==> design.v <==
module AMBA_AXI_ram
#(
	parameter ID_WIDTH = 4,
	parameter ADDR_WIDTH = 8,
	parameter DATA_WIDTH = 16,
	parameter BRESP_WIDTH = 3,
	parameter WR_MEM_DELAY = 0,
	parameter RD_MEM_DELAY = 0
)
(
	clk,
	rst_n,
	s_axi_awvalid,
	s_axi_awready,
	s_axi_awid,
	s_axi_awaddr,
	s_axi_awlen,
	s_axi_awsize,
	s_axi_awburst, 							 
	s_axi_wvalid,
	s_axi_wready,
	s_axi_wdata,
	s_axi_wstrb, 
	s_axi_wlast,
	s_axi_bvalid,
	s_axi_bready,
	s_axi_bid,
	s_axi_bresp,
	s_axi_arvalid,
	s_axi_arready,
	s_axi_arid,
	s_axi_araddr,
	s_axi_arlen,
	s_axi_arsize,
	s_axi_arburst,
	s_axi_rvalid,
	s_axi_rready,
	s_axi_rid,
	s_axi_rdata,
	s_axi_rresp,
	s_axi_rlast
);
parameter STROBE_WIDTH = DATA_WIDTH/8;
parameter W_STATE_IDLE = 2'd0;
parameter W_STATE_BRUST = 2'd1;
parameter W_STATE_RESPON = 2'd2;
parameter R_STATE_IDLE = 1'd0;
parameter R_STATE_BRUST = 1'd1;
parameter MEM_ADDR_SIZE = ADDR_WIDTH - $clog2(STROBE_WIDTH);  
input 								clk, rst_n;
input 								s_axi_awvalid;
output reg 							s_axi_awready;
input [ID_WIDTH - 1 : 0] 			s_axi_awid;
input [ADDR_WIDTH - 1 : 0] 			s_axi_awaddr;
input [7:0] 						s_axi_awlen;
input [2:0] 						s_axi_awsize;
input [1:0] 						s_axi_awburst; 
input 								s_axi_wvalid;
output reg 							s_axi_wready;
input [DATA_WIDTH - 1 : 0] 			s_axi_wdata;
input [STROBE_WIDTH - 1 : 0]		s_axi_wstrb;
input 								s_axi_wlast;
output reg	 						s_axi_bvalid;
input 								s_axi_bready;
output [ID_WIDTH - 1 : 0] 			s_axi_bid;
output [BRESP_WIDTH - 1 : 0] 		s_axi_bresp;
input 								s_axi_arvalid;
output reg							s_axi_arready;
input [ID_WIDTH - 1 : 0] 			s_axi_arid;
input [ADDR_WIDTH - 1 : 0] 			s_axi_araddr;
input [7:0]							s_axi_arlen;
input [2:0]							s_axi_arsize;
input [1:0]							s_axi_arburst;
output reg							s_axi_rvalid;
input 								s_axi_rready;
output [ID_WIDTH - 1 : 0] 			s_axi_rid;
output reg [DATA_WIDTH - 1 : 0]		s_axi_rdata;
output [BRESP_WIDTH - 1 : 0]		s_axi_rresp;
output reg							s_axi_rlast;
integer i;
reg [1:0] W_state, W_next_state;  
reg R_state, R_next_state;
reg [DATA_WIDTH - 1 : 0] mem[(1 << MEM_ADDR_SIZE) - 1 : 0];  
reg [1+$clog2(WR_MEM_DELAY) : 0] wr_mem_delay_cnt;
reg [1+$clog2(RD_MEM_DELAY) : 0] rd_mem_delay_cnt;
wire wr_mem_done, rd_mem_done;
reg [ID_WIDTH - 1 : 0] 			s_axi_awid_reg;
reg [ADDR_WIDTH - 1 : 0] 		s_axi_awaddr_reg;
reg [2:0] 						s_axi_awsize_reg;
reg [1:0] 						s_axi_awburst_reg;
reg [7:0] wdata_index_cnt;
wire [MEM_ADDR_SIZE - 1 : 0] 	awaddr_mem, araddr_mem;
wire wr_data_hand_en, rd_data_hand_en;
reg [ID_WIDTH - 1 : 0] 			s_axi_arid_reg;
reg [ADDR_WIDTH - 1 : 0] 		s_axi_araddr_reg;
reg [2:0] 						s_axi_arsize_reg;
reg [1:0] 						s_axi_arburst_reg;
reg [7:0] rdata_index_cnt;
always@(*)begin
    case(W_state)
        W_STATE_IDLE:begin
			if(s_axi_awvalid && s_axi_awready)
				W_next_state = W_STATE_BRUST;
			else
				W_next_state = W_STATE_IDLE;
        end
        W_STATE_BRUST:begin
			if(wdata_index_cnt > 0 || ~wr_mem_done)
				W_next_state = W_STATE_BRUST;
			else
				W_next_state = W_STATE_RESPON;
        end
        W_STATE_RESPON:begin
            if(s_axi_bready)
				W_next_state = W_STATE_IDLE;
			else
				W_next_state = W_STATE_RESPON;
        end
		  default: W_next_state = W_STATE_IDLE;
    endcase
end
always@(posedge clk, negedge rst_n)begin
    if(~rst_n)begin
        W_state <= W_STATE_IDLE;
    end
    else begin
        W_state <= W_next_state;
    end
end
always@(posedge clk, negedge rst_n)begin
    if(~rst_n)begin
		  s_axi_awid_reg 	<= 0;
		  s_axi_awsize_reg	<= 0;
		  s_axi_awburst_reg	<= 0;
    end
    else begin
		if(W_state == W_STATE_IDLE & s_axi_awvalid & s_axi_awready)begin
			  s_axi_awid_reg 	<= s_axi_awid;
			  s_axi_awsize_reg	<= s_axi_awsize < ($clog2(STROBE_WIDTH)) ? s_axi_awsize : ($clog2(STROBE_WIDTH));
			  s_axi_awburst_reg	<= s_axi_awburst;
		end
    end
end
always@(posedge clk, negedge rst_n)begin
    if(~rst_n)begin
        wdata_index_cnt <= 0;
    end
    else begin
		if(W_state == W_STATE_IDLE && s_axi_awvalid && s_axi_awready)
			wdata_index_cnt <= s_axi_awlen;
		else if(wr_data_hand_en)
			wdata_index_cnt <= wdata_index_cnt - 1;
    end
end
always@(posedge clk, negedge rst_n)begin
    if(~rst_n)begin
        s_axi_awaddr_reg <= 0;
    end
    else begin
        if(W_state == W_STATE_IDLE && s_axi_awvalid && s_axi_awready)
			s_axi_awaddr_reg <= s_axi_awaddr;
		else if(wr_data_hand_en && wdata_index_cnt > 1 && s_axi_awburst_reg != 2'b00)
			s_axi_awaddr_reg <= s_axi_awaddr_reg + (1 << s_axi_awsize_reg);
    end
end
assign awaddr_mem = s_axi_awaddr_reg >> ($clog2(STROBE_WIDTH));
always@(posedge clk, negedge rst_n)begin
    if(~rst_n)begin
        s_axi_awready <= 0;
    end
    else begin
        if(W_state == W_STATE_IDLE)
			s_axi_awready <= 1;
		else
			s_axi_awready <= 0;
    end
end
assign wr_data_hand_en = (W_state == W_STATE_BRUST && s_axi_wready && s_axi_wvalid);
assign wr_mem_done = wr_mem_delay_cnt == WR_MEM_DELAY;
always@(posedge clk, negedge rst_n)begin
    if(~rst_n)begin
        s_axi_wready <= 0;
    end
    else begin
        if (W_state == W_STATE_IDLE && W_next_state == W_STATE_BRUST || W_state == W_STATE_BRUST && W_next_state != W_STATE_RESPON && wr_mem_done)
			s_axi_wready <= 1;
		else
			s_axi_wready <= 0;
    end
end
always@(posedge clk, negedge rst_n)begin
    if(~rst_n)begin
        wr_mem_delay_cnt <= 0;
    end
    else begin
		if(wr_mem_done)
			wr_mem_delay_cnt <= 0; 
		else if(wr_data_hand_en || W_state == W_STATE_BRUST && wr_mem_delay_cnt > 0)
        	wr_mem_delay_cnt <= wr_mem_delay_cnt + 1;
    end
end
always@(posedge clk, negedge rst_n)begin
    if(~rst_n)begin
        s_axi_bvalid <= 0;
    end
    else begin
        if (W_state != W_STATE_RESPON )
			s_axi_bvalid <= 0;
		else
			s_axi_bvalid <= 1;
    end
end
assign s_axi_bid = s_axi_awid_reg;
assign s_axi_bresp = {BRESP_WIDTH{1'b0}};
always@(*)begin
    case(R_state)
        R_STATE_IDLE:begin
			if(s_axi_arvalid && s_axi_arready)
				R_next_state = R_STATE_BRUST;
			else
				R_next_state = R_STATE_IDLE;
        end
        R_STATE_BRUST:begin
			if(rdata_index_cnt > 1 || ~rd_mem_done)
				R_next_state = R_STATE_BRUST;
			else
				R_next_state = R_STATE_IDLE;
        end
		default: R_next_state = R_STATE_IDLE;
    endcase
end
always@(posedge clk, negedge rst_n)begin
    if(~rst_n)begin
        R_state <= R_STATE_IDLE;
    end
    else begin
        R_state <= R_next_state;
    end
end
always@(posedge clk, negedge rst_n)begin
    if(~rst_n)begin
		  s_axi_arid_reg 	<= 0;
		  s_axi_arsize_reg	<= 0;
		  s_axi_arburst_reg	<= 0;
    end
    else begin
		if(R_state == R_STATE_IDLE & s_axi_arvalid & s_axi_arready)begin
			  s_axi_arid_reg 	<= s_axi_arid;
			  s_axi_arsize_reg	<= s_axi_arsize < ($clog2(STROBE_WIDTH)) ? s_axi_arsize : ($clog2(STROBE_WIDTH));
			  s_axi_arburst_reg	<= s_axi_arburst;
		end
    end
end
always@(posedge clk, negedge rst_n)begin
    if(~rst_n)begin
        rdata_index_cnt <= 0;
    end
    else begin
		if(R_state == R_STATE_IDLE && s_axi_arvalid && s_axi_arready)
			rdata_index_cnt <= s_axi_arlen;
		else if(rd_data_hand_en && rd_mem_done)
			rdata_index_cnt <= rdata_index_cnt - 1;
    end
end
always@(posedge clk, negedge rst_n)begin
    if(~rst_n)begin
        s_axi_araddr_reg <= 0;
    end
    else begin
        if(R_state == R_STATE_IDLE && s_axi_arvalid && s_axi_arready)
			s_axi_araddr_reg <= s_axi_araddr;
		else if(rd_data_hand_en && rd_mem_done && s_axi_arburst_reg != 2'b00)
			s_axi_araddr_reg <= s_axi_araddr_reg + (1 << s_axi_arsize_reg);
    end
end
assign araddr_mem = s_axi_araddr_reg >> ($clog2(STROBE_WIDTH));
always@(posedge clk, negedge rst_n)begin
    if(~rst_n)begin
        s_axi_arready <= 0;
    end
    else begin
        if(R_state == R_STATE_IDLE)
			s_axi_arready <= 1;
		else
			s_axi_arready <= 0;
    end
end
assign rd_data_hand_en = (R_state == R_STATE_BRUST && s_axi_rready);
assign rd_mem_done = rd_mem_delay_cnt == RD_MEM_DELAY;
always@(posedge clk, negedge rst_n)begin
    if(~rst_n)begin
        s_axi_rvalid <= 0;
    end
    else begin
        if (R_state == R_STATE_BRUST && rd_mem_done)
			s_axi_rvalid <= 1;
		else
			s_axi_rvalid <= 0;
    end
end
always@(posedge clk, negedge rst_n)begin
    if(~rst_n)begin
        rd_mem_delay_cnt <= 0;
    end
    else begin
		if(rd_mem_done)
			rd_mem_delay_cnt <= 0; 
		else if(rd_data_hand_en || R_state == R_STATE_BRUST && rd_mem_delay_cnt > 0)
        	rd_mem_delay_cnt <= rd_mem_delay_cnt + 1;
    end
end
assign s_axi_rid = s_axi_arid_reg;
assign s_axi_rresp = {BRESP_WIDTH{1'b0}};
always@(posedge clk, negedge rst_n)begin
    if(~rst_n)begin
        s_axi_rdata <= 0;
    end
    else begin
		if(rd_data_hand_en && rd_mem_done)
        	s_axi_rdata <= mem[araddr_mem];
    end
end
always@(posedge clk, negedge rst_n)begin
    if(~rst_n)begin
        s_axi_rlast <= 0;
    end
    else begin
		if(rdata_index_cnt == 1 && rd_mem_done)
        	s_axi_rlast <= 1;
		else
			s_axi_rlast <= 0;
    end
end
always@(posedge clk, negedge rst_n)begin
    if(~rst_n)begin
        for	(i=0; i<(1 << MEM_ADDR_SIZE);i=i+1)
			mem[i] <= 0;
    end
    else begin
        for(i=0; i<STROBE_WIDTH; i=i+1)begin
			if(wr_data_hand_en & s_axi_wstrb[i])
				mem[awaddr_mem][8*(i+1)-1 -: 8] <= s_axi_wdata[8*(i+1)-1 -: 8];
		end
    end
end
endmodule 
==> run.sh <==
#!/bin/bash
# the make line also repeats each setting of config.mk as NAME=value (left out here)
make -C /OpenROAD-flow-scripts/flow DESIGN_CONFIG=/design/flow/config.mk WORK_HOME=/design/flow/orfs CLKGATE_MAP_FILE= finish
==> config.mk <==
export PLATFORM = sky130hd
export DESIGN_NAME = AMBA_AXI_ram
export DESIGN_NICKNAME = AMBA_AXI_ram
export VERILOG_FILES = /design/flow/design.v
export SDC_FILE = /design/flow/constraint.sdc
export NUM_CORES = 4
export LEC_CHECK = 0
export CAP_MARGIN = 20
export CORE_MARGIN = 2
export CORE_UTILIZATION = 65
export CTS_CLUSTER_SIZE = 57
export SETUP_SLACK_MARGIN = 0.73
export SLEW_MARGIN = 20
==> constraint.sdc <==
create_clock -name core_clock -period 2.89 [get_ports {clk}]
set_input_delay 0.5780 -clock core_clock [delete_from_list [all_inputs] [get_ports {clk}]]
set_output_delay 0.5780 -clock core_clock [all_outputs]
set_load 0.01 [all_outputs]
==> results of run 1 <==
[per-stage QoR]
stage	cell area [µm²]	hold WS, ps	setup TNS [ps]
CTS	123000	204	-1450
floorplan	95300	282	0
detailed placement	112000	426	-9230
global placement	112000	416	-8670
[repair_timing]
item / 4_1_cts
pin swaps: 117
resized: 497
setup buffers: 133
setup endpoints to repair: 1973
hold buffers: 1
cloned: 6
endpoints found under the hold margin: 34
[per-layer routing]
metal,GRT usage,overflow
met3,0.659,21
met4,0.752,337
met1,0.807,12
met5,0.335,6
met2,0.927,395
==> summary.txt, run 1 <==
Item: results of the latest flow run.

- In the global route stage, overall resource usage came out at 0.788.
- The TritonCTS buffer count is 213.
- According to the floorplan report, the placeable core area is 145000 µm².
- Of the total synthesized cell area, the portion taken by AND-OR and OR-AND cells is 0.102.
- In the synthesized netlist, the dominant kind of combinational cell is multiplexers.
- Measured against the total synthesized area, the mux share comes to 0.248.
- In this run the horizontal extent of the chip is 386 µm.
- The global route total overflow is 771.
- The number of buffers added on ports is 104.
- The cell area that synthesis handed to floorplanning was 94800 µm².
- The post-synthesis cell type count is 82.
- The count of instantiated cells in the yosys netlist is 7223.
- The most frequently used flop master after synthesis is sky130_fd_sc_hd__dfrtp_1.
- RePlAce ended its routability-driven mode at a weighted congestion of 1.22.
- The area of the die is 149000 µm².
- The synthesis report gives the async set-or-reset register share as 1.00.
- CTS placed an instance of sky130_fd_sc_hd__clkbuf_16 at the clock tree root.
- The synthesis report lists the most area-consuming cells as sky130_fd_sc_hd__dfrtp_1 56%, sky130_fd_sc_hd__mux2_2 25%, sky130_fd_sc_hd__a22oi_1 4.4%.
- In the synthesis report, Yosys lists the chip area as 94800 µm².
- The longest clock path from root to sink contains 3 buffers.
- The synthesized-area fraction occupied by xor and xnor cells is 0.00176.
- The post-synthesis cell count is 7223.
- Per the post-synthesis stats, the area per cell is 13.1 µm².
- The share of the Yosys chip area taken by registers is 0.562.
- The setup slack after placement is -867 ps.
- Sorting the synthesized cells by how often they occur yields 2127 x sky130_fd_sc_hd__dfrtp_1, 2070 x sky130_fd_sc_hd__mux2_2, 554 x sky130_fd_sc_hd__a22oi_1.
- The tool reported: "[ERROR GRT-0116] Global routing finished with congestion. Check the congestion regions in the DRC Viewer".
- Row generation in the floorplan step produced 140 rows.
- In the floorplan report the effective utilization is 0.653.
- Yosys mapped a number of flops with a built-in enable equal to 0.
- Pin placement for this block handled 112 I/O pins.
- The number of levels the H-tree was split into is 4.
- The total clock sinks is 2128.
- Once detailed placement completed, the half-perimeter wirelength came to 365000 µm.
- The number of storage elements in the synthesis netlist is 2128.
- The number of synthesis warnings is 2.
- The most common cell in the synthesized netlist is sky130_fd_sc_hd__dfrtp_1.
- The failing step is 5_1_grt.
- After detailed placement, the design holds a cell count of 10300.
- The fraction of post-synthesis cell area in the top cell type by area is 0.562.
- Per the synthesis report, the simple-gate share of the synthesized area is 0.0567.
- The adder-cell area share of the yosys netlist is 0.00346.
- The largest area contributor in the synthesized netlist is sky130_fd_sc_hd__dfrtp_1.
- The y dimension of the die is 386 µm.
- The flow did not finish.
==> inputs of run 2 (changes only) <==
Settings changed: CAP_MARGIN 20 to 25, CELL_PAD_IN_SITES_DETAIL_PLACEMENT from default to 0, CELL_PAD_IN_SITES_GLOBAL_PLACEMENT from default to 0, CORE_ASPECT_RATIO from default to 0.9, CORE_UTILIZATION 65 to 40, CTS_CLUSTER_SIZE 57 to 45, GPL_ROUTABILITY_DRIVEN from default to 0, MIN_ROUTING_LAYER from default to met2, PLACE_DENSITY_LB_ADDON from default to 0.22, SETUP_SLACK_MARGIN 0.73 to 0.95, TNS_END_PERCENT from default to 25.
Clock period 2.89 ns to 4.7 ns, I/O delays scaled along.
==> summary.txt, run 2 <==
Item: results of the latest flow run.

- The flow did not finish.
- The failing step is 5_1_grt.
- The first error in the log reads "[ERROR GRT-0116] Global routing finished with congestion. Check the congestion regions in the DRC Viewer".
- The total placed cells including tap cells is 10500 (+2.3%).
- The placeable core region came to 236000 µm² (+62%).
- The total number of placement rows is 169 (+21%).
- The chip area line of the yosys report is 94800 µm² (unchanged).
- The number of levels the H-tree was split into is 4 (unchanged).
- Per the CTS log, the root buffer master is sky130_fd_sc_hd__clkbuf_16.
- The adder-cell area share of the yosys netlist is 0.00346 (unchanged).
- The compound-cell area share of the yosys netlist is 0.102 (unchanged).
- The number of buffers added on ports came to 104 (unchanged).
- The total overflow left after global routing is 2665.
- The count of instantiated cells in the yosys netlist is 7223 (unchanged).
- The number of synthesized flops with an enable pin is 0 (unchanged).
- The y dimension of the die came to 466 µm (+21%).
- The total clock sinks came to 2128 (unchanged).
- The area share of and/or/nand/nor cells after synthesis was 0.0567 (unchanged).
- The I/O pin total is 112 (unchanged).
- The area of the die is 241000 µm² (+62%).
- The detailed-placement wirelength estimate is 330000 µm (-9.4%).
- Sorting the synthesized cells by how often they occur yields 2127 x sky130_fd_sc_hd__dfrtp_1, 2070 x sky130_fd_sc_hd__mux2_2, 554 x sky130_fd_sc_hd__a22oi_1.
- The multiplexer share of the synthesized area is 0.248 (unchanged).
- The fraction of post-synthesis cell area in the top cell type by area was 0.562 (unchanged).
- The most numerous cell in the Yosys netlist is sky130_fd_sc_hd__dfrtp_1.
- The post-synthesis cell count was 7223 (unchanged).
- The post-synthesis cell type count was 82 (unchanged).
- The synthesized-area fraction occupied by xor and xnor cells is 0.00176 (unchanged).
- The initial standard-cell utilization of the core is 0.402 (-0.250).
- Looking at the cell usage after synthesis, the top flip-flop cell is sky130_fd_sc_hd__dfrtp_1.
- Total global-route track usage over all layers is 0.693.
- The TritonCTS buffer count came to 221 (+3.8%).
- By area the synthesized netlist is led by sky130_fd_sc_hd__dfrtp_1 56%, sky130_fd_sc_hd__mux2_2 25%, sky130_fd_sc_hd__a22oi_1 4.4%.
- The sequential fraction of the synthesis area was 0.562 (unchanged).
- The number of storage elements in the synthesis netlist is 2128 (unchanged).
- The number of synthesis warnings is 2 (unchanged).
- The post-synthesis cell area is 94800 µm² (unchanged).
- The number of buffers on the longest clock path is 3 (unchanged).
- The combinational family with the most area after synthesis is multiplexers.
- The die width is 517 µm (+34%).
- The fraction of synthesis flops using an asynchronous set or reset pin is 1.00 (unchanged).
- The synthesized area divided by synthesized cell count is 13.1 µm² (unchanged).
- The largest area contributor in the synthesized netlist is sky130_fd_sc_hd__dfrtp_1.
## run 2: routing by layer
metal  track usage  GRT overflow
met1             -             -
met2         0.715           273
met3         0.788          1940
met4         0.506           211
met5         0.615           241
## run 2: what timing repair did
item                                    4_1_cts
setup buffers                                 5
gates cloned                                  1
gates resized                                16
hold buffers                                  0
endpoints found under the setup margin       16
pin swaps                                     2
## run 2: per-stage QoR
step / worst slack (ps) / area (µm²)
3_5_place_dp: 409 / 103000
4_1_cts: 806 / 110000
2_1_floorplan: 1870 / 94800
3_3_place_gp: 413 / 103000
==> inputs of run 3 (changes only) <==
Settings changed: CAP_MARGIN 25 to 20, CELL_PAD_IN_SITES_DETAIL_PLACEMENT 0 to default, CELL_PAD_IN_SITES_GLOBAL_PLACEMENT 0 to default, CORE_ASPECT_RATIO 0.9 to default, CORE_UTILIZATION 40 to 43, CTS_CLUSTER_SIZE 45 to default, GPL_ROUTABILITY_DRIVEN 0 to default, MIN_ROUTING_LAYER met2 to default, PLACE_DENSITY_LB_ADDON 0.22 to default, SETUP_SLACK_MARGIN 0.95 to default, TNS_END_PERCENT 25 to default.
Clock period 4.7 ns to 2.92 ns, I/O delays scaled along.
==> summary.txt, run 3 <==
Physical implementation.

- The report lists the cells along the critical path as buf_6 -> buf_12 -> buf_4 -> nor4b_4 -> buf_4 -> a32oi_2 -> nand4_1 -> nor4_4 -> buf_4 -> nand4_1 -> o32a_1.
- The detailed-placement wirelength estimate came to 426000 µm (+29%).
- Counting instances, the worst hold path has a depth of 2.
- The critical path startpoint category is a flop.
- The flow ran to the end, but the layout failed its checks.
- The initial standard-cell utilization of the core is 0.432 (+0.0298).
- The final worst-path cycle share is 1.12.
- The count of final hold-check violations is 0.
- met2 is the most crowded layer.
- The area of the die is 224000 µm² (-6.9%).
- The number of synthesis warnings is 2 (unchanged).
- The net total in the final layout is 8879.
- Clock latency on the worst-skew pair, taken at its later pin, is 920 ps.
- The path with the worst hold slack has its endpoint at mem[97][9].
- The net switching power is 0.0298 W.
- For reference, the final report shows the max-slew violation count at 0.
- The multiplexer share of the synthesized area is 0.248 (unchanged).
- After detailed routing, the number of vias per cell comes to 6.88.
- Per the hold report, the tightest min-delay path originates at s_axi_wdata[9].
- The number of levels the H-tree was split into is 4 (unchanged).
- The total clock sinks was 2128 (unchanged).
- The I/O pin total is 112 (unchanged).
- In the post-route analysis, the smallest setup slack over all paths is -354 ps.
- The launching element of the worst setup path is s_axi_araddr_reg[4].
- The post-synthesis cell area is 94800 µm² (unchanged).
- The combinational logic power is 0.0228 W.
- The area share of and/or/nand/nor cells after synthesis is 0.0567 (unchanged).
- The fraction of synthesis flops using an asynchronous set or reset pin is 1.00 (unchanged).
- The fraction of post-synthesis cell area in the top cell type by area is 0.562 (unchanged).
- The worst relative slew slack is 0.177.
- The most frequently used flop master after synthesis is sky130_fd_sc_hd__dfrtp_1.
- The share of power burned in registers is 0.392.
- The power report attributes to the clock group a share of 0.351.
- The largest area contributor in the synthesized netlist is sky130_fd_sc_hd__dfrtp_1.
- The placeable core region was 219000 µm² (-6.9%).
- The maximum number of pins on one net before global-route repair is 129.
- The compound-cell area share of the yosys netlist is 0.102 (unchanged).
- The chip area line of the yosys report is 94800 µm² (unchanged).
- In the global route stage, met3 resource usage came out at 0.149.
- The total routing resource utilization after global routing is 0.518.
- The flow reports power dissipated in the clock network as 0.0312 W.
- The TritonCTS buffer count is 233 (+5.4%).
- The die width is 473 µm (-8.4%).
- The most numerous cell in the Yosys netlist is sky130_fd_sc_hd__dfrtp_1.
- The antenna violation net count after detailed routing is 0.
- The slowest stage cell on the critical path is sky130_fd_sc_hd__dfrtp_2.
- Per the gpl log, the routability congestion estimate is 1.08.
- The switching portion of total power comes to 0.335.
- The wire length of the first global-routing pass is 764000 µm.
- The first detailed-routing pass ran for 8 iterations.
- The max-cap check violation count is 0.
- The number of buffers added on ports was 104 (unchanged).
- The number of synthesized flops with an enable pin is 0 (unchanged).
- The maximum vdd ir drop is 0.600 mV.
- The layout checks failed on negative setup slack.
- The global route total overflow is 0.
- The average wire length per cell after detail routing is 49.1 µm.
- TritonCTS built the clock tree.
- The violation count after the first detailed-route iteration is 12000.
- The endpoint arrival time on the critical path is 4060 ps.
- The design draws 0.0888 W.
- The y dimension of the die was 473 µm (+1.7%).
- The transition time at the pin with the least slew margin is 1230 ps.
- After detailed routing, the total wire length is 585000 µm.
- The number of buffers on the longest clock path is 3 (unchanged).
- The path depth of the worst reg2reg path is 11.
- The combinational power share is 0.257.
- The number of antenna violations at the first check in global routing came to 55.
- The clock transition at the register clock pins on the worst setup and hold paths after CTS is 60 ps.
- The via count of the first global-routing pass is 79500.
- The met1 global-route usage is 0.601.
- After detailed routing, the number of remaining DRC violations is 0.
- The sequential fraction of the synthesis area is 0.562 (unchanged).
- In the final run the clock tree shows a worst skew of 52.2 ps.
- The script computed a power per unit cell area of 704 nW/µm².
- The setup slack after placement is -1030 ps (-1440 ps).
- The adder-cell area share of the yosys netlist was 0.00346 (unchanged).
- In the post-synthesis netlist, the biggest area contributors are sky130_fd_sc_hd__dfrtp_1 56%, sky130_fd_sc_hd__mux2_2 25%, sky130_fd_sc_hd__a22oi_1 4.4%.
- The classification of the worst-slack hold path is in2reg.
- The worst register-to-register path has a setup slack of -350 ps.
- The worst setup path category is reg2reg.
- The internal power component is 0.0591 W.
- The synthesized area divided by synthesized cell count is 13.1 µm² (unchanged).
- The leakage power summed over all cells is 61.3 nW.
- The timing report gives the biggest stage delay along the critical path as 470 ps.
- The critical path contains buffers and inverters numbering 5 combined.
- STA classifies the critical path endpoint as a flop.
- The most repeated library cell on the critical path is sky130_fd_sc_hd__buf_4.
- The post-synthesis cell count is 7223 (unchanged).
- The top achievable clock speed is 305 MHz.
- After synthesis, the most frequently instantiated cells are 2127 x sky130_fd_sc_hd__dfrtp_1, 2070 x sky130_fd_sc_hd__mux2_2, 554 x sky130_fd_sc_hd__a22oi_1.
- The number of storage elements in the synthesis netlist is 2128 (unchanged).
- The sequential power is 0.0348 W.
- In this run the worst setup path terminates at s_axi_rdata[15].
- The post-synthesis cell type count is 82 (unchanged).
- Per the timing report, the biggest fanout along the worst path comes to 9.
- The count of instantiated cells in the yosys netlist was 7223 (unchanged).
- Yosys shows that the main logic family after synthesis is multiplexers.
- The largest share of the power goes to registers.
- The met2 usage in global routing is 0.742.
- The total via count in the routed design is 81800.
- The number of warning messages in the logs is 49.
- The total number of placement rows is 172 (+1.8%).
- Broken down by cell family, the worst path's largest delay share belongs to simple AND/OR/NAND/NOR gates.
- The synthesis-to-finish area growth is 33.2%.
- The total number of cells along the worst setup path is 11.
- The routed design could run at a clock period as short as 3270 ps.
- The worst register-to-register path ends at s_axi_rdata[15].
- Setup repair after global routing could not meet its margin everywhere.
- The startpoint of the worst-slack reg-to-reg timing path is s_axi_araddr_reg[4].
- The post-route core utilization is 0.575.
- The cell sitting at the root of the clock tree is a sky130_fd_sc_hd__clkbuf_16.
- The critical path endpoint has a required time of 3700 ps.
- The final setup violation count is 16.
- The synthesized-area fraction occupied by xor and xnor cells is 0.00176 (unchanged).
## run 3: area by class of cell
cell class,instances,area [µm²]
clock inverter,93,1090
fill,18000,93100
clock buffer,346,6940
timing repair buffer,1868,19700
inverter,24,92.6
tap,2871,3590
antenna,40,100
multi-input combinational,4523,41400
sequential,2128,53300
## run 3: stage by stage
step                hold slack, ps  setup TNS, ps  cells  cell area [µm²]
floorplan                      288              0   7228            94800
global placement               418         -10040  11300           114000
detailed placement             423         -10260  11300           114000
CTS                            146          -2190  11800           125000
global route                   156          -3860  11900           126000
finish                         188          -3920  11900           126000
## run 3: timing repair
action                                  in CTS  in global routing
endpoints found under the hold margin       19                  0
buffers inserted                           105                 35
resized                                    409                160
cloned                                       9                  0
endpoints found under the setup margin      18                 21
hold buffers                                 1                  0
pin swaps                                  129                 92
## run 3: per-layer routing
layer / vias up / routed length, µm
met4: 14 / 77100
met3: 2350 / 61000
met1: 42700 / 202000
met2: 6278 / 244000
li1: 30500 / -
met5: - / 113
==> inputs of run 4 (changes only) <==
Settings changed: CORE_UTILIZATION 43 to 8.
Clock period 2.92 ns to 6.99 ns, I/O delays scaled along.
==> summary.txt, run 4 <==
Physical implementation.

- The maximum fanout count along the critical path is 38 (+29).
- The remaining design rule violation count is 0 (unchanged).
- The startpoint of the worst-slack reg-to-reg timing path is s_axi_araddr_reg[5].
- The placeable core region is 1180000 µm² (+440%).
- The number of inserted filler cells in the final layout is 134000 (+640%).
- The share of total power consumed by net switching is 0.336 (+0.000618).
- The worst relative slew slack is 0.0701 (-0.107).
- The detailed-placement wirelength estimate is 341000 µm (-20%).
- The adder-cell area share of the yosys netlist is 0.00346 (unchanged).
- The total number of cells along the worst setup path came to 10 (-1).
- The final setup violation count is 0 (-16).
- The fraction of post-synthesis cell area in the top cell type by area is 0.562 (unchanged).
- The count of instantiated cells in the yosys netlist came to 7223 (unchanged).
- The die width is 1090 µm (+130%).
- The power drawn by the clock network is 0.0128 W (-59%).
- The TritonCTS buffer count is 236 (+1.3%).
- The total routing resource utilization after global routing is 0.0810 (-0.437).
- The number of warning messages in the logs is 81 (+65%).
- The number of synthesized flops with an enable pin came to 0 (unchanged).
- The met1 global-route usage is 0.0929 (-0.508).
- The CTS tree is yes.
- The biggest cell delay along the critical path is 850 ps (+380 ps).
- The total via count in the routed design is 75600 (-7.6%).
- The dominant delay contributor by cell family on the critical path is simple AND/OR/NAND/NOR gates.
- In this run the critical register-to-register path is captured at s_axi_rdata[5].
- The chip area line of the yosys report is 94800 µm² (unchanged).
- The setup slack on the worst flop-to-flop path is 1660 ps (+2010 ps).
- The final worst-path cycle share is 0.763 (-0.358).
- The leakage power summed over all cells was 51.8 nW (-15%).
- The combinational power share is 0.202 (-0.055).
- The power density relative to cell area came to 276 nW/µm² (-61%).
- The average wire length per cell after detail routing came to 22.0 µm (-55%).
- By count the netlist is led by 2127 x sky130_fd_sc_hd__dfrtp_1, 2070 x sky130_fd_sc_hd__mux2_2, 554 x sky130_fd_sc_hd__a22oi_1.
- The buffer and inverter count on the worst path is 3 (-2).
- The top achievable clock speed came to 188 MHz (-39%).
- The wire length of the first global-routing pass is 670000 µm (-12%).
- The antenna violation net count after detailed routing is 0 (unchanged).
- The shortest clock period the worst path allows after layout is 5330 ps (+2060 ps).
- The number of levels the H-tree was split into is 4 (unchanged).
- The first-pass iteration count of the detailed router is 10 (+2).
- The critical path startpoint category is a flop.
- For reference, the top cells by area after synthesis are sky130_fd_sc_hd__dfrtp_1 56%, sky130_fd_sc_hd__mux2_2 25%, sky130_fd_sc_hd__a22oi_1 4.4%.
- The latest clock arrival within the worst-skew pair came to 950 ps (+30 ps).
- The synthesized area divided by synthesized cell count is 13.1 µm² (unchanged).
- The maximum number of pins on one net before global-route repair is 167 (+29%).
- The fraction of synthesis flops using an asynchronous set or reset pin is 1.00 (unchanged).
- The post-cts hold-fix buffer tally is 0 (-1).
- The net total in the final layout is 7448 (-16%).
- The number of buffers on the longest clock path is 4 (+1).
- The total count of max-transition violations in the final report is 0 (unchanged).
- The number of buffers added on ports is 104 (unchanged).
- The met3 routing resource usage after global routing is 0.0338 (-0.115).
- The slowest stage cell on the critical path is sky130_fd_sc_hd__a222oi_1.
- The multiplexer share of the synthesized area is 0.248 (unchanged).
- The violation count after the first detailed-route iteration is 11700 (-2.0%).
- The most frequently used flop master after synthesis is sky130_fd_sc_hd__dfrtp_1.
- The maximum vdd ir drop was 0.239 mV (-60%).
- Listed in order, past its start point the critical path passes buf_4 -> nand3b_4 -> buf_4 -> nor2_2 -> buf_4 -> a222oi_1 -> nand3_1 -> nor4_1 -> and4b_1 -> a41oi_1.
- The transition time at the pin with the least slew margin is 1390 ps (+161 ps).
- Among the non-sequential cells, multiplexers take the most area.
- The total clock sinks is 2128 (unchanged).
- The path depth of the worst reg2reg path is 10 (-1).
- The post-layout instance area is 124000 µm² (-1.5%).
- The kind of capture point of the worst setup path is a flop.
- The data required time of the worst path is 7770 ps (+4070 ps).
- The via count normalized by instance count is 3.26 (-53%).
- The classification of the worst-slack hold path is in2async.
- The number of synthesis warnings is 2 (unchanged).
- The compound-cell area share of the yosys netlist is 0.102 (unchanged).
- The global route total overflow is 0 (unchanged).
- The total wire length is 511000 µm (-13%).
- The clock group share of total power is 0.372 (+0.021).
- The total power draw is 0.0343 W (-61%).
- Following the worst setup path forward leads to its endpoint at s_axi_rdata[5].
- The accumulated negative setup slack is 0 ps (+3920 ps).
- The post-synthesis cell count is 7223 (unchanged).
- sky130_fd_sc_hd__dfrtp_1 is the most common cell in the netlist.
- The post-synthesis cell type count came to 82 (unchanged).
- From synthesis to final layout, the design area changed by 31.1%.
- Of all cell types, the one taking the most synthesized area is sky130_fd_sc_hd__dfrtp_1.
- The global routing stage identified its most utilized layer as met2.
- The root buffer cell chosen for the clock tree is sky130_fd_sc_hd__clkbuf_16.
- The I/O pin total was 112 (unchanged).
- The number of antenna violations at the first check in global routing is 74 (+35%).
- The count of final hold-check violations was 0 (unchanged).
- The total number of placement rows is 399 (+130%).
- The worst hold margin is 427 ps (+239 ps).
- The number of setup buffers added after CTS was 0 (-100%).
- The via count of the first global-routing pass came to 72400 (-8.9%).
- The area share of and/or/nand/nor cells after synthesis is 0.0567 (unchanged).
- The critical path starts at s_axi_araddr_reg[5].
- The sequential fraction of the synthesis area is 0.562 (unchanged).
- The total cell area at the placement stage was 116000 µm² (+1.9%).
- The synthesized-area fraction occupied by xor and xnor cells came to 0.00176 (unchanged).
- The placer's final routability congestion estimate is 0.984 (-8.8%).
- Setup repair after global routing left no endpoint under its margin.
- The count of instances resized after the clock tree is built is 0 (-100%).
- Among the stages of the critical path, the cell type that occurs most often is sky130_fd_sc_hd__buf_4.
- The endpoint arrival time on the critical path was 6110 ps (+2050 ps).
- The y dimension of the die is 1090 µm (+130%).
- The net switching power is 0.0115 W (-61%).
- The combinational logic power came to 0.00693 W (-70%).
- The sequential power is 0.0146 W (-58%).
- The number of storage elements in the synthesis netlist is 2128 (unchanged).
- The setup skew after layout was 76.4 ps (+24.2 ps).
- The post-synthesis cell area is 94800 µm² (unchanged).
- In the power breakdown, the biggest contributor is registers.
- The area of the die is 1190000 µm² (+430%).
- The max-cap check violation count is 0 (unchanged).
- The met2 usage in global routing is 0.116 (-0.626).
- The internal power component is 0.0228 W (-61%).
- The flow ran to the end and the layout has no timing, DRC or antenna violations.
- The share of power burned in registers is 0.426 (+0.034).
- The clock transition at the register clock pins on the worst setup and hold paths after CTS came to 70 ps (about the same).
- The worst setup path category is reg2reg.
- The initial standard-cell utilization of the core came to 0.0803 (-0.352).
run 4: final cells by class:
cell class,count,area [µm²],share of cell area
Timing Repair Buffer,434,3850,0.0310
Antenna cell,54,135,0.00109
Multi-Input combinational cell,4523,39600,0.319
Clock buffer,356,7020,0.0565
Clock inverter,59,713,0.00574
Tap cell,15600,19600,0.157
Sequential cell,2128,53300,0.429
Inverter,24,90.1,0.000725
run 4: stage by stage:
step                setup slack (ps)  instances  utilization
global placement                1660      22700       0.0984
global route                    1980      23200        0.105
floorplan                       3700       7228            -
detailed placement              1640      22700       0.0985
CTS                             2010      23200        0.105
finish                          1660      23200        0.105
run 4: metal layers:
metal	vias to the layer above	part of all wire
met5	-	0.00087
met4	28	0.10
met3	2029	0.13
met2	6347	0.41
met1	39700	0.35
li1	27500	-
==> inputs of run 5 (changes only) <==
Settings changed: CELL_PAD_IN_SITES_DETAIL_PLACEMENT from default to 2, CORE_MARGIN 2 to 6, CORE_UTILIZATION 8 to 15, MAX_ROUTING_LAYER from default to met5, PLACE_DENSITY_LB_ADDON from default to 0.18, SETUP_SLACK_MARGIN from default to -0.04, TNS_END_PERCENT from default to 65.
Clock period 6.99 ns to 3.58 ns, I/O delays scaled along.
==> summary.txt, run 5 <==
Physical implementation.

- The number of warning messages in the logs was 41 (-49%).
- The top achievable clock speed is 275 MHz (+47%).
- The total number of cells along the worst setup path is 12 (+2).
- The combinational power share is 0.233 (+0.031).
- The worst setup path category is reg2reg.
- The count of instantiated cells in the yosys netlist was 7223 (unchanged).
- The post-route core utilization is 0.198 (+0.0927).
- The biggest cell delay along the critical path is 590 ps (-260 ps).
- The I/O pin total is 112 (unchanged).
- The timing report shows the most common cell along the critical path to be sky130_fd_sc_hd__buf_4.
- The max-cap check violation count is 0 (unchanged).
- The run did not pass the layout checks because of negative setup slack.
- The post-synthesis cell type count is 82 (unchanged).
- The detailed-placement wirelength estimate is 465000 µm (+37%).
- The total routing resource utilization after global routing is 0.192 (+0.110).
- The buffer and inverter count on the worst path is 6 (+3).
- The adder-cell area share of the yosys netlist came to 0.00346 (unchanged).
- The share of power burned in registers came to 0.397 (-0.029).
- The clock group share of total power is 0.370 (-0.002).
- The hold path depth is 2.
- Relative to the synthesized area, the layout overhead comes to 31.4%.
- The remaining design rule violation count is 0 (unchanged).
- The count of final hold-check violations is 0 (unchanged).
- The endpoint arrival time on the critical path was 4470 ps (-1640 ps).
- The compound-cell area share of the yosys netlist came to 0.102 (unchanged).
- The total wire length is 644000 µm (+26%).
- After synthesis, the cell types taking the most area are sky130_fd_sc_hd__dfrtp_1 56%, sky130_fd_sc_hd__mux2_2 25%, sky130_fd_sc_hd__a22oi_1 4.4%.
- The final worst-path cycle share is 1.02 (+0.252).
- The number of levels the H-tree was split into is 4 (unchanged).
- The antenna violation net count after detailed routing was 0 (unchanged).
- The internal power component came to 0.0468 W (+110%).
- The power drawn by the clock network came to 0.0265 W (+110%).
- The latest clock arrival within the worst-skew pair is 990 ps (+40 ps).
- Setup repair after global routing could not meet its margin everywhere.
- In this run the clock root is driven by a sky130_fd_sc_hd__clkbuf_16.
- The slowest stage cell on the critical path is sky130_fd_sc_hd__dfrtp_4.
- The number of buffers on the longest clock path is 4 (unchanged).
- The multiplexer share of the synthesized area is 0.248 (unchanged).
- The total number of placement rows was 291 (-27%).
- The average wire length per cell after detail routing came to 38.2 µm (+74%).
- The number of storage elements in the synthesis netlist is 2128 (unchanged).
- The TritonCTS buffer count came to 244 (+3.4%).
- The total clock sinks was 2128 (unchanged).
- The end point of the worst hold path is mem[115][1].
- STA classifies the critical path startpoint as a flop.
- The share of total power consumed by net switching is 0.345 (+0.00912).
- The fraction of synthesis flops using an asynchronous set or reset pin was 1.00 (unchanged).
- The via count normalized by instance count is 4.58 (+41%).
- The path depth of the worst reg2reg path is 12 (+2).
- The wire length of the first global-routing pass came to 833000 µm (+24%).
- Per the synthesis report, the dominant area consumer among library cells is sky130_fd_sc_hd__dfrtp_1.
- The total count of max-transition violations in the final report is 0 (unchanged).
- The initial standard-cell utilization of the core came to 0.151 (+0.0705).
- The chip area line of the yosys report came to 94800 µm² (unchanged).
- The accumulated negative setup slack is -275 ps (-275 ps).
- The worst relative slew slack was 0.200 (+0.129).
- The startpoint of the worst-slack reg-to-reg timing path is s_axi_araddr_reg[2].
- The global route total overflow was 0 (unchanged).
- The run finished, with violations left.
- The synthesized-area fraction occupied by xor and xnor cells is 0.00176 (unchanged).
- The total power draw is 0.0715 W (+110%).
- The combinational logic power is 0.0166 W (+140%).
- The setup slack on the worst flop-to-flop path is -50 ps (-1710 ps).
- The setup skew after layout is 59.2 ps (-17.2 ps).
- The shortest clock period the worst path allows after layout is 3630 ps (-1700 ps).
- The maximum vdd ir drop is 0.445 mV (+86%).
- The total via count in the routed design is 77100 (+2.0%).
- The sequential fraction of the synthesis area is 0.562 (unchanged).
- The maximum fanout count along the critical path is 13 (-66%).
- The most frequently used flop master after synthesis is sky130_fd_sc_hd__dfrtp_1.
- The smallest setup slack after layout came to -54.6 ps (-1710 ps).
- The post-synthesis cell count is 7223 (unchanged).
- Checking hold timing, the worst path is listed with class in2reg.
- The number of synthesized flops with an enable pin is 0 (unchanged).
- The destination of the critical timing path is s_axi_rdata[2].
- The number of buffers added on ports was 104 (unchanged).
- The kind of cell with the highest combined delay along the critical path is buffers and inverters.
- The area share of and/or/nand/nor cells after synthesis is 0.0567 (unchanged).
- The maximum number of pins on one net before global-route repair is 157 (-6.0%).
- The final setup violation count is 9 (+9).
- The data required time of the worst path is 4420 ps (-3350 ps).
- The first-pass iteration count of the detailed router is 6 (-4).
- The net total in the final layout is 8364 (+12%).
- The source of the worst hold timing path is s_axi_wdata[1].
- The fraction of post-synthesis cell area in the top cell type by area is 0.562 (unchanged).
- The synthesized area divided by synthesized cell count was 13.1 µm² (unchanged).
- The destination of the worst register-to-register timing path is s_axi_rdata[2].
- The most numerous cell in the Yosys netlist is sky130_fd_sc_hd__dfrtp_1.
- The kind of capture point of the worst setup path is a flop.
- The die width was 807 µm (-26%).
- The placer's final routability congestion estimate is 0.913 (-7.3%).
- The transition time at the pin with the least slew margin is 1200 ps (-195 ps).
- The post-synthesis cell area was 94800 µm² (unchanged).
- The number of synthesis warnings is 2 (unchanged).
- The biggest slice of the total power is consumed by registers.
- The worst hold margin came to 212 ps (-215 ps).
- The leakage power summed over all cells is 57.0 nW (+9.9%).
- Yosys reports that the most numerous cell types are 2127 x sky130_fd_sc_hd__dfrtp_1, 2070 x sky130_fd_sc_hd__mux2_2, 554 x sky130_fd_sc_hd__a22oi_1.
- The sequential power is 0.0284 W (+95%).
- The launch point of the critical path was reported as s_axi_araddr_reg[2].
- The critical path goes through buf_4 -> buf_4 -> nor4bb_4 -> buf_4 -> buf_4 -> a222oi_1 -> buf_4 -> o21ai_0 -> nor4_1 -> buf_4 -> nand4_1 -> o32a_1.
- The combinational family with the most area after synthesis is multiplexers.
- TritonCTS built the clock tree.
- The area of the die is 651000 µm² (-45%).
- The setup slack after placement is -651 ps (-2290 ps).
- The via count of the first global-routing pass is 80400 (+11%).
- The violation count after the first detailed-route iteration is 8403 (-28%).
- The clock transition at the register clock pins on the worst setup and hold paths after CTS came to 60 ps (about the same).
- The number of antenna violations at the first check in global routing is 84 (+14%).
- The y dimension of the die is 807 µm (-26%).
- The placeable core region is 629000 µm² (-47%).
- The net switching power is 0.0246 W (+110%).
- The power density relative to cell area was 574 nW/µm² (+110%).
run 5: layout make-up:
type / instances / area (µm²)
multi-input combinational: 4523 / 39700
fill: 69000 / 504000
sequential: 2128 / 53300
clock buffer: 371 / 7290
timing repair buffer: 1342 / 12800
tap: 8350 / 10400
inverter: 24 / 90.1
clock inverter: 65 / 836
antenna: 35 / 87.6
run 5: what timing repair did:
action                                 in CTS  in global routing
hold buffers                                1                  0
pin swaps                                   8                  4
endpoints found under the hold margin      21                  0
buffers inserted                           15                  2
setup endpoints to repair                  12                  8
resized                                    21                 13
run 5: stage by stage:
stage / std cells / cell area (µm²)
floorplan: 7228 / 94800
global placement: 16300 / 116000
detailed placement: 16400 / 116000
CTS: 16800 / 124000
global route: 16800 / 124000
finish: 16800 / 124000
run 5: layer usage:
metal,track usage,up-vias,wire length (µm)
li1,-,29400,-
met1,0.255,43100,278000
met2,0.296,3484,284000
met3,0.0320,1094,40300
met4,0.105,16,41800
met5,0,-,115
==> inputs of run 6 (changes only) <==
Settings changed: ABC_AREA from default to 0, CELL_PAD_IN_SITES_DETAIL_PLACEMENT 2 to 0, CORE_MARGIN 6 to 2, CORE_UTILIZATION 15 to 30, CTS_CLUSTER_DIAMETER from default to 167, CTS_CLUSTER_SIZE from default to 25, GPL_ROUTABILITY_DRIVEN from default to 1, MAX_ROUTING_LAYER met5 to default, PLACE_DENSITY_LB_ADDON 0.18 to 0.13, SETUP_SLACK_MARGIN -0.04 to default, TNS_END_PERCENT 65 to default.
Clock period 3.58 ns to 3.53 ns, I/O delays scaled along.
==> summary.txt, run 6 <==
Physical implementation.

- The internal power component came to 0.0371 W (-21%).
- In this run the worst hold path is classified as in2reg.
- The die width is 566 µm (-30%).
- The smallest setup slack after layout is -83.8 ps (-29.2 ps).
- Per STA, the endpoint of the critical path is s_axi_rdata[14].
- The most repeated library cell on the critical path is sky130_fd_sc_hd__buf_4.
- The total number of placement rows was 206 (-29%).
- The synthesized area divided by synthesized cell count came to 13.1 µm² (unchanged).
- The source of the worst hold timing path is s_axi_arid[0].
- The maximum fanout count along the critical path is 20 (+7).
- The kind of capture point of the worst setup path is a flop.
- The power drawn by the clock network is 0.0137 W (-48%).
- The number of antenna violations at the first check in global routing is 43 (-49%).
- The number of buffers on the longest clock path was 3 (-1).
- The flow ran to the end, but the layout failed its checks.
- The total count of max-transition violations in the final report is 0 (unchanged).
- The maximum number of pins on one net before global-route repair is 112 (-29%).
- The latest clock arrival within the worst-skew pair is 830 ps (-160 ps).
- The via count of the first global-routing pass is 73000 (-9.2%).
- The post-synthesis cell count was 7223 (unchanged).
- The path depth of the worst reg2reg path came to 11 (-1).
- The clock group share of total power is 0.236 (-0.134).
- The synthesized-area fraction occupied by xor and xnor cells is 0.00176 (unchanged).
- The net total in the final layout is 8129 (-2.8%).
- The leakage power summed over all cells is 53.9 nW (-5.5%).
- The share of total power consumed by net switching is 0.362 (+0.0171).
- In the synthesized netlist the dominant register cell turns out to be sky130_fd_sc_hd__dfrtp_1.
- The detailed-placement wirelength estimate was 407000 µm (-13%).
- The compound-cell area share of the yosys netlist is 0.102 (unchanged).
- The total placed cells including tap cells is 12100 (-26%).
- The clock transition at the register clock pins on the worst setup and hold paths after CTS came to 110 ps (+50 ps).
- The buffer and inverter count on the worst path is 4 (-2).
- The report lists the violated layout checks as negative setup slack.
- The setup skew after layout was 39.1 ps (-20.2 ps).
- The number of levels the H-tree was split into is 3 (-1).
- The timing report attributes the biggest portion of critical-path delay to simple AND/OR/NAND/NOR gates.
- The remaining design rule violation count is 0 (unchanged).
- The total clock sinks was 2128 (unchanged).
- The sequential power was 0.0285 W (about the same).
- The combinational power share is 0.274 (+0.041).
- The post-synthesis cell area is 94800 µm² (unchanged).
- The setup slack on the worst flop-to-flop path is -80 ps (-30 ps).
- The area of the die is 320000 µm² (-51%).
- The net switching power is 0.0210 W (-15%).
- The placeable core region is 315000 µm² (-50%).
- The antenna violation net count after detailed routing is 0 (unchanged).
- The combinational logic power is 0.0159 W (-4%).
- The count of final hold-check violations is 0 (unchanged).
- The worst register-to-register path ends at s_axi_rdata[14].
- The sequential fraction of the synthesis area is 0.562 (unchanged).
- The area share of and/or/nand/nor cells after synthesis is 0.0567 (unchanged).
- The via count normalized by instance count is 6.14 (+34%).
- Sorting the synthesized cells by area gives the leading types as sky130_fd_sc_hd__dfrtp_1 56%, sky130_fd_sc_hd__mux2_2 25%, sky130_fd_sc_hd__a22oi_1 4.4%.
- The fraction of post-synthesis cell area in the top cell type by area came to 0.562 (unchanged).
- The data required time of the worst path is 4250 ps (-170 ps).
- The end point of the worst hold path is s_axi_arid_reg[0].
- The post-synthesis cell type count is 82 (unchanged).
- The total wire length was 562000 µm (-13%).
- The clock tree root buffer cell is sky130_fd_sc_hd__clkbuf_16.
- The chip area line of the yosys report is 94800 µm² (unchanged).
- The max-cap check violation count came to 0 (unchanged).
- The number of storage elements in the synthesis netlist came to 2128 (unchanged).
- The y dimension of the die was 566 µm (-30%).
- The final setup violation count was 2 (-7).
- The global route total overflow is 0 (unchanged).
- The number of synthesized flops with an enable pin is 0 (unchanged).
- Of all cell types, the one taking the most synthesized area is sky130_fd_sc_hd__dfrtp_1.
- The violation count after the first detailed-route iteration is 9659 (+15%).
- The count of non-filler cells in the finished layout was 12200 (-27%).
- The average wire length per cell after detail routing is 45.9 µm (+20%).
- Yosys shows that the main logic family after synthesis is multiplexers.
- The TritonCTS buffer count is 95 (-61%).
- The maximum vdd ir drop was 0.421 mV (-5.4%).
- The shortest clock period the worst path allows after layout was 3610 ps (-20.8 ps).
- Setup repair after global routing could not meet its margin everywhere.
- The power density relative to cell area is 515 nW/µm² (-10%).
- The critical path startpoint category is a flop.
- The share of power burned in registers is 0.490 (+0.093).
- TritonCTS built the clock tree.
- The worst hold margin came to 411 ps (+199 ps).
- The transition time at the pin with the least slew margin is 1270 ps (+72.7 ps).
- The number of warning messages in the logs came to 45 (+9.8%).
- The launching element of the worst setup path is s_axi_araddr_reg[1].
- The wire length of the first global-routing pass is 730000 µm (-12%).
- The count of instantiated cells in the yosys netlist came to 7223 (unchanged).
- The placer's final routability congestion estimate was 0.981 (+7.5%).
- For this run the top cell type by instance count after synthesis was sky130_fd_sc_hd__dfrtp_1.
- The worst relative slew slack is 0.151 (-0.0487).
- The accumulated negative setup slack was -109 ps (+165 ps).
- The number of buffers added on ports is 104 (unchanged).
- The fraction of synthesis flops using an asynchronous set or reset pin was 1.00 (unchanged).
- The number of synthesis warnings is 2 (unchanged).
- The top achievable clock speed came to 277 MHz (+0.58%).
- The final worst-path cycle share is 1.02 (+0.00849).
- Looking at the reg2reg group, the worst path starts from s_axi_araddr_reg[1].
- The synthesis-to-finish area growth is 19.2%.
- The slowest stage cell on the critical path is sky130_fd_sc_hd__or4_1.
- The biggest cell delay along the critical path came to 520 ps (-70 ps).
- The endpoint arrival time on the critical path is 4340 ps (-130 ps).
- The total number of cells along the worst setup path was 11 (-1).
- The adder-cell area share of the yosys netlist came to 0.00346 (unchanged).
- The multiplexer share of the synthesized area was 0.248 (unchanged).
- The total routing resource utilization after global routing is 0.342 (+0.151).
- The first-pass iteration count of the detailed router is 8 (+2).
- The worst setup path is of the reg2reg kind.
- The heaviest power group is registers.
- For reference, the top cells by count after synthesis are 2127 x sky130_fd_sc_hd__dfrtp_1, 2070 x sky130_fd_sc_hd__mux2_2, 554 x sky130_fd_sc_hd__a22oi_1.
- The total via count in the routed design is 75200 (-2.5%).
- The hold path depth is 3 (+1).
- The I/O pin total is 112 (unchanged).
- The initial standard-cell utilization of the core is 0.301 (+0.150).
- Listed in order, past its start point the critical path passes buf_12 -> buf_4 -> nor4bb_4 -> buf_4 -> a22oi_2 -> o22ai_1 -> or4_1 -> nor4_2 -> buf_4 -> nand4_1 -> o32a_1.
run 6: cell type report:
type | count | area (µm²)
Fill cell | 30700 | 202000
Inverter | 24 | 90.1
Multi-Input combinational cell | 4523 | 39700
Timing Repair Buffer | 1256 | 12000
Sequential cell | 2128 | 53300
Tap cell | 4160 | 5200
Clock inverter | 5 | 58.8
Clock buffer | 108 | 2490
Antenna cell | 34 | 85.1
run 6: what timing repair did:
item                                    CTS  global route
buffers inserted                          7             1
pin swaps                                 2             4
hold buffers                              1             0
endpoints found under the setup margin   14            14
gates resized                            27            26
endpoints found under the hold margin    23             0
run 6: metrics by stage:
stage,instance area (µm²),setup WS [ps],total power [W],util
finish,113000,-83.8,0.0582,0.359
global route,113000,-47.2,0.0594,0.359
floorplan,94800,848,0.0343,-
CTS,113000,-34.2,0.0578,0.358
detailed placement,110000,-349,0.0442,0.350
global placement,110000,-406,0.0441,0.349
run 6: per-layer routing:
metal	routed length [µm]	global-route usage	vias to the layer above
li1	-	-	28700
met2	245000	0.520	4191
met1	221000	0.428	41000
met5	122	0	-
met3	42200	0.0650	1317
met4	53300	0.268	18
==> inputs of run 7 (changes only) <==
Settings changed: ABC_AREA 0 to default, CAP_MARGIN 20 to 0, CELL_PAD_IN_SITES_DETAIL_PLACEMENT 0 to 2, CELL_PAD_IN_SITES_GLOBAL_PLACEMENT from default to 2, CORE_ASPECT_RATIO from default to 0.81, CORE_UTILIZATION 30 to 40, CTS_CLUSTER_DIAMETER 167 to default, CTS_CLUSTER_SIZE 25 to default, GPL_ROUTABILITY_DRIVEN 1 to default, HOLD_SLACK_MARGIN from default to -0.04, MAX_ROUTING_LAYER from default to met4, PLACE_DENSITY_LB_ADDON 0.13 to default, SETUP_SLACK_MARGIN from default to 1.2, TNS_END_PERCENT from default to 80.
Clock period 3.53 ns to 6.16 ns, I/O delays scaled along.
==> summary.txt, run 7 <==
Physical implementation.

- The run finished with no timing, DRC or antenna violations.
- The number of levels the H-tree was split into is 4 (+1).
- The sequential power came to 0.0165 W (-42%).
- The chip area line of the yosys report is 94800 µm² (unchanged).
- The total clock sinks was 2128 (unchanged).
- The met1 routed wirelength after detailed routing came to 234000 µm (+5.9%).
- The initial standard-cell utilization of the core is 0.403 (+0.102).
- The internal power component came to 0.0265 W (-29%).
- The largest area contributor in the synthesized netlist is sky130_fd_sc_hd__dfrtp_1.
- The max-cap check violation count is 0 (unchanged).
- The biggest cell delay along the critical path is 1000 ps (+480 ps).
- The critical path goes through or4b_1 -> buf_4 -> nor2_1 -> buf_4 -> a22oi_1 -> nand3_1 -> nor4_1 -> and3_1 -> a41oi_1.
- The number of inserted filler cells in the final layout is 22500 (-27%).
- The maximum number of pins on one net before global-route repair is 182 (+63%).
- In the power breakdown, the biggest contributor is registers.
- The TritonCTS buffer count is 235 (+150%).
- The slowest stage cell on the critical path is sky130_fd_sc_hd__or4b_1.
- The maximum vdd ir drop is 0.387 mV (-8.1%).
- The CTS tree is yes.
- The first-pass iteration count of the detailed router was 8 (unchanged).
- The accumulated negative setup slack is 0 ps (+109 ps).
- The most frequently used flop master after synthesis is sky130_fd_sc_hd__dfrtp_1.
- The setup slack on the worst flop-to-flop path is 1190 ps (+1270 ps).
- The placer's final routability congestion estimate was 1.02 (+4.1%).
- The worst relative slew slack was 0.0976 (-0.0533).
- The compound-cell area share of the yosys netlist is 0.102 (unchanged).
- The transition time at the pin with the least slew margin is 1350 ps (+81.4 ps).
- The via count of the first global-routing pass is 76100 (+4.1%).
- The count of instances resized after the clock tree is built was 0 (-100%).
- The count of final hold-check violations came to 0 (unchanged).
- The antenna violation net count after detailed routing is 0 (unchanged).
- The fraction of synthesis flops using an asynchronous set or reset pin is 1.00 (unchanged).
- The synthesis run shows the most used standard cells to be 2127 x sky130_fd_sc_hd__dfrtp_1, 2070 x sky130_fd_sc_hd__mux2_2, 554 x sky130_fd_sc_hd__a22oi_1.
- STA classifies the critical path startpoint as a flop.
- The y dimension of the die is 442 µm (-22%).
- The top routing layer in use is met4.
- The total count of max-transition violations in the final report came to 0 (unchanged).
- For the worst reg-to-reg path, the startpoint reported by OpenROAD is s_axi_araddr_reg[4].
- Compared with the post-synthesis result, the final layout area differs by 17.3%.
- The power density relative to cell area is 360 nW/µm² (-30%).
- The post-cts hold-fix buffer tally is 0 (-1).
- The average wire length per cell after detail routing was 51.5 µm (+12%).
- The adder-cell area share of the yosys netlist is 0.00346 (unchanged).
- The area of the die is 241000 µm² (-25%).
- The number of antenna violations at the first check in global routing is 109 (+150%).
- The worst setup path category is reg2reg.
- The I/O pin total is 112 (unchanged).
- The wire length on met2 is 222000 µm (-9.7%).
- The share of total power consumed by net switching is 0.339 (-0.0228).
- The net switching power is 0.0136 W (-35%).
- The synthesized area divided by synthesized cell count is 13.1 µm² (unchanged).
- The total number of cells along the worst setup path is 9 (-2).
- The classification of the worst-slack hold path is in2async.
- The combinational family with the most area after synthesis is multiplexers.
- The clock tree root buffer cell is sky130_fd_sc_hd__clkbuf_16.
- The top achievable clock speed is 201 MHz (-27%).
- The number of synthesis warnings came to 2 (unchanged).
- The maximum fanout count along the critical path came to 50 (+150%).
- The kind of capture point of the worst setup path is a flop.
- The number of warning messages in the logs is 61 (+36%).
- OpenSTA lists the critical path startpoint as s_axi_araddr_reg[4].
- The number of storage elements in the synthesis netlist is 2128 (unchanged).
- The fraction of post-synthesis cell area in the top cell type by area came to 0.562 (unchanged).
- By area the synthesized netlist is led by sky130_fd_sc_hd__dfrtp_1 56%, sky130_fd_sc_hd__mux2_2 25%, sky130_fd_sc_hd__a22oi_1 4.4%.
- The path depth of the worst reg2reg path is 9 (-2).
- The combinational power share is 0.211 (-0.063).
- The area share of and/or/nand/nor cells after synthesis is 0.0567 (unchanged).
- The number of setup buffers added after CTS is 0 (-7).
- The sequential fraction of the synthesis area is 0.562 (unchanged).
- The setup skew after layout is 57.7 ps (+18.6 ps).
- The number of synthesized flops with an enable pin is 0 (unchanged).
- The wire length of the first global-routing pass was 744000 µm (+1.9%).
- The violation count after the first detailed-route iteration is 13100 (+36%).
- The count of instantiated cells in the yosys netlist was 7223 (unchanged).
- The die width came to 545 µm (-3.7%).
- The remaining design rule violation count is 0 (unchanged).
- The clock group share of total power is 0.378 (+0.142).
- The combinational logic power is 0.00844 W (-47%).
- The post-route core utilization is 0.473 (+0.114).
- The detailed-placement wirelength estimate is 398000 µm (-2.1%).
- The total routing resource utilization after global routing is 0.481 (+0.139).
- The endpoint arrival time on the critical path was 5740 ps (+1400 ps).
- The data required time of the worst path is 6930 ps (+2680 ps).
- The via count normalized by instance count is 7.01 (+14%).
- According to the timing report, the critical path is captured at s_axi_rdata[11].
- The total number of placement rows is 160 (-22%).
- The register cell area after layout is 53300 µm² (unchanged).
- The net total in the final layout is 7694 (-5.4%).
- The most numerous cell in the Yosys netlist is sky130_fd_sc_hd__dfrtp_1.
- The post-synthesis cell area is 94800 µm² (unchanged).
- The power drawn by the clock network came to 0.0151 W (+10%).
- The number of buffers added on ports came to 104 (unchanged).
- The multiplexer share of the synthesized area was 0.248 (unchanged).
- The synthesized-area fraction occupied by xor and xnor cells came to 0.00176 (unchanged).
- The most repeated library cell on the critical path is sky130_fd_sc_hd__buf_4.
- The number of buffers on the longest clock path came to 4 (+1).
- The share of power burned in registers is 0.411 (-0.079).
- The buffer and inverter count on the worst path is 2 (-2).
- The routed length on met3 is 87700 µm (+110%).
- The total wire length is 569000 µm (+1.3%).
- The placeable core region was 235000 µm² (-25%).
- The final worst-path cycle share is 0.807 (-0.216).
- The destination of the worst register-to-register timing path is s_axi_rdata[11].
- The leakage power summed over all cells was 53.2 nW (-1.2%).
- The post-layout instance area is 111000 µm² (-1.6%).
- The total via count in the routed design is 77400 (+3.0%).
- The shortest clock period the worst path allows after layout is 4970 ps (+1360 ps).
- The combinational gate area came to 39700 µm² (about the same).
- The post-synthesis cell type count came to 82 (unchanged).
- The clock transition at the register clock pins on the worst setup and hold paths after CTS is 60 ps (-50 ps).
- The final setup violation count is 0 (-2).
- The global route total overflow was 0 (unchanged).
- The post-synthesis cell count is 7223 (unchanged).
- The timing report attributes the biggest portion of critical-path delay to simple AND/OR/NAND/NOR gates.
- The total cell area at the placement stage came to 103000 µm² (-6.6%).
- The latest clock arrival within the worst-skew pair is 940 ps (+110 ps).
- Setup repair after global routing left no endpoint under its margin.
## run 7: layout make-up
type                            instances  share of cell area
Clock buffer                          352              0.0633
Multi-Input combinational cell       4523               0.357
Sequential cell                      2128               0.479
Antenna cell                          105             0.00236
Clock inverter                         74             0.00870
Tap cell                             3159              0.0356
Timing Repair Buffer                  681              0.0530
Inverter                               24            0.000810
## run 7: stage by stage
| stage | setup slack [ps] | hold WS, ps | instances | total power (W) |
|---|---|---|---|---|
| 5_1_grt | 1260 | 311 | 11000 | 0.0407 |
| 3_5_place_dp | 1330 | 434 | 10500 | 0.0247 |
| 3_3_place_gp | 974 | 435 | 10500 | 0.0244 |
| 6_report | 1190 | 291 | 11000 | 0.0401 |
| 2_1_floorplan | 3040 | 410 | 7228 | 0.0196 |
| 4_1_cts | 1410 | 309 | 10900 | 0.0397 |
## run 7: per-layer routing
layer / GRT usage / vias up
met2: 0.604 / 5464
met3: 0.228 / 1144
li1: - / 28100
met5: - / -
met4: 0.193 / 0
met1: 0.654 / 42700
Power is estimated from default activity; no workload was simulated.
